v8:
==> flow/design.v (excerpt) <==
module chip_to_symbol 
(
input logic         i_clk,
input logic         i_rst_n,
input logic         i_stream,
input logic         i_stream_valid,
output logic [3:0]  o_symbol,
output logic        o_symbol_valid       
);
Size in the first run: roughly 3100 cells after synthesis, ~100 flip-flops, roughly 23000 µm² of cells after synthesis.
Settings: LEC_CHECK=0, ABC_AREA=1, CAP_MARGIN=20, CORE_MARGIN=2, CORE_UTILIZATION=72, PLACE_DENSITY=0.38, SETUP_SLACK_MARGIN=0.35, SLEW_MARGIN=20, TNS_END_PERCENT=10; clock period 4.09 ns.
run.sh (not shown) runs the stock make flow with config.mk's settings and CLKGATE_MAP_FILE=.
In v8 the implementation completed, yet the final layout does not meet the checks, the culprit being negative setup slack.
What v25 does differently from v8 at the input level:
# v8
export LEC_CHECK = 0
export ABC_AREA = 1
export CAP_MARGIN = 20
export CORE_MARGIN = 2
export CORE_UTILIZATION = 72
export PLACE_DENSITY = 0.38
export SETUP_SLACK_MARGIN = 0.35
export SLEW_MARGIN = 20
export TNS_END_PERCENT = 10
create_clock -name core_clock -period 4.09 [get_ports {i_clk}]
# v25
export LEC_CHECK = 0
export ABC_AREA = 1
export CAP_MARGIN = 15
export CELL_PAD_IN_SITES_DETAIL_PLACEMENT = 0
export CELL_PAD_IN_SITES_GLOBAL_PLACEMENT = 0
export CORE_MARGIN = 2
export CORE_UTILIZATION = 72
export CTS_CLUSTER_SIZE = 73
export GPL_TIMING_DRIVEN = 1
export HOLD_SLACK_MARGIN = -0.08
export PLACE_DENSITY = 0.63
export SLEW_MARGIN = 5
create_clock -name core_clock -period 4.09 [get_ports {i_clk}]
==> comparison <==
v25: flow complete, layout not clean; failing: negative setup slack
When v25 is measured against v8, its post-route standard cell area excluding fillers turns out about 0.9% higher.
Where shortest clock period the worst path allows after layout is concerned, v8 is outperformed by v25.
Compared with v8, v25 shows post-detailed-routing wire length higher by 2.9%.
Diff v8 -> v25: worst setup skew after layout has remained practically unchanged; highest cell delay on the worst timing path now sits at about the same level; critical path depth climbed 4; sequential share of layout area held.
Modified inputs, v30 compared to v25
# v25
export LEC_CHECK = 0
export ABC_AREA = 1
export CAP_MARGIN = 15
export CELL_PAD_IN_SITES_DETAIL_PLACEMENT = 0
export CELL_PAD_IN_SITES_GLOBAL_PLACEMENT = 0
export CORE_MARGIN = 2
export CORE_UTILIZATION = 72
export CTS_CLUSTER_SIZE = 73
export GPL_TIMING_DRIVEN = 1
export HOLD_SLACK_MARGIN = -0.08
export PLACE_DENSITY = 0.63
export SLEW_MARGIN = 5
create_clock -name core_clock -period 4.09 [get_ports {i_clk}]
# v30
export LEC_CHECK = 0
export CAP_MARGIN = 20
export CORE_MARGIN = 2
export CORE_UTILIZATION = 72
export SETUP_SLACK_MARGIN = -0.57
export SLEW_MARGIN = 20
create_clock -name core_clock -period 9.16 [get_ports {i_clk}]
Findings:
- Both conditions hold for v30: the flow ran to the end and the final layout passed the timing, design-rule and antenna checks.
- Summary — placement-stage worst setup slack, v30 relative to v25: higher, by 3.30 ns.
- Compared with v25, v30 shows routed length on met3 lower by 8.8%.
- For v30, the worst-path cell with the longest stage delay was sky130_fd_sc_hd__inv_1, unlike v25, where it was sky130_fd_sc_hd__dfrtp_1.
- [v30] relative slew slack fell 2.2 points relative to v25
- Max number of filler cells placed in the layout across v25 and v30: v30
- Setup slack in v30 is larger than in v25.
- Relative to v25, design area has gone down in v30.
- Clock-buffer cell count in v30 is 4 lower than in v25
- Compared v30 vs v25, and required time at the endpoint of the critical path is up in v30.
- Comparing initial antenna violation count for v25 and v30, the smaller number came from v30.
Input changes introduced in v9 (baseline for comparison: v30):
# v30
export LEC_CHECK = 0
export CAP_MARGIN = 20
export CORE_MARGIN = 2
export CORE_UTILIZATION = 72
export SETUP_SLACK_MARGIN = -0.57
export SLEW_MARGIN = 20
create_clock -name core_clock -period 9.16 [get_ports {i_clk}]
# v9
export LEC_CHECK = 0
export CAP_MARGIN = 20
export CORE_MARGIN = 2
export CORE_UTILIZATION = 40
export SLEW_MARGIN = 20
create_clock -name core_clock -period 10.0 [get_ports {i_clk}]
Notes after the runs:
o_symbol[0] as the last element of the critical path was reported by v9, and o_symbol[1] by v30. The clock network area share of v30 and that of v9 are within noise of each other. v9 vs v30 — tapcell count climbed by more than half. Worst-case setup margin in the final layout (higher): v9.
### v9 -> v6
# v9
export LEC_CHECK = 0
export CAP_MARGIN = 20
export CORE_MARGIN = 2
export CORE_UTILIZATION = 40
export SLEW_MARGIN = 20
create_clock -name core_clock -period 10.0 [get_ports {i_clk}]
# v6
export LEC_CHECK = 0
export ABC_AREA = 1
export CAP_MARGIN = 20
export CORE_ASPECT_RATIO = 0.5
export CORE_MARGIN = 7
export CORE_UTILIZATION = 57
export CTS_CLUSTER_DIAMETER = 236
export CTS_CLUSTER_SIZE = 97
export HOLD_SLACK_MARGIN = 0.29
export PLACE_DENSITY = 0.4
export SETUP_SLACK_MARGIN = 2.88
export SLEW_MARGIN = 20
export TNS_END_PERCENT = 15
create_clock -name core_clock -period 10.0 [get_ports {i_clk}]
## What came out
- Looking at setup slack, v6 sits 0.49 ns higher than v9 does.
- Compared to v9, v6 was floorplanned on a smaller die.
- Summary of v6 over v9: instance count on the critical path increased 4, global routing usage summed across all routing layers saw an increase, cell area after technology mapping lower.
- Of v9 and v6, the lower synthesized-area fraction occupied by and/or/nand/nor cells belongs to v9.
- In the flow results for v9 and v6, the pin slew with the least headroom to its limit is smaller on v6.
Input changes introduced in v10 (baseline for comparison: v6):
# v6
export LEC_CHECK = 0
export ABC_AREA = 1
export CAP_MARGIN = 20
export CORE_ASPECT_RATIO = 0.5
export CORE_MARGIN = 7
export CORE_UTILIZATION = 57
export CTS_CLUSTER_DIAMETER = 236
export CTS_CLUSTER_SIZE = 97
export HOLD_SLACK_MARGIN = 0.29
export PLACE_DENSITY = 0.4
export SETUP_SLACK_MARGIN = 2.88
export SLEW_MARGIN = 20
export TNS_END_PERCENT = 15
create_clock -name core_clock -period 10.0 [get_ports {i_clk}]
# v10
export LEC_CHECK = 0
export CAP_MARGIN = 20
export CORE_MARGIN = 2
export CORE_UTILIZATION = 40
export SLEW_MARGIN = 20
create_clock -name core_clock -period 7.27 [get_ports {i_clk}]
--- outcome ---
- Relative to v6, the maximum number of pins on one net before global-route repair of v10 is lower by 10%.
- Post-detailed-routing wire length in v10 vs v6: up about 13%
- v10 vs v6, signed area change from the synthesized netlist to the final layout went up by 1.7 points.
- Area of the die: v10 > v6
- [diff] area of the placeable core, v10 relative to v6: regression
- Number of global-route vias before repair (v10 vs. v6) increases by more than 10%
- Remaining max-slew budget at the tightest pin is lower on v10
- Yosys-reported design area after synthesis, v6 and v10: smaller value in v6
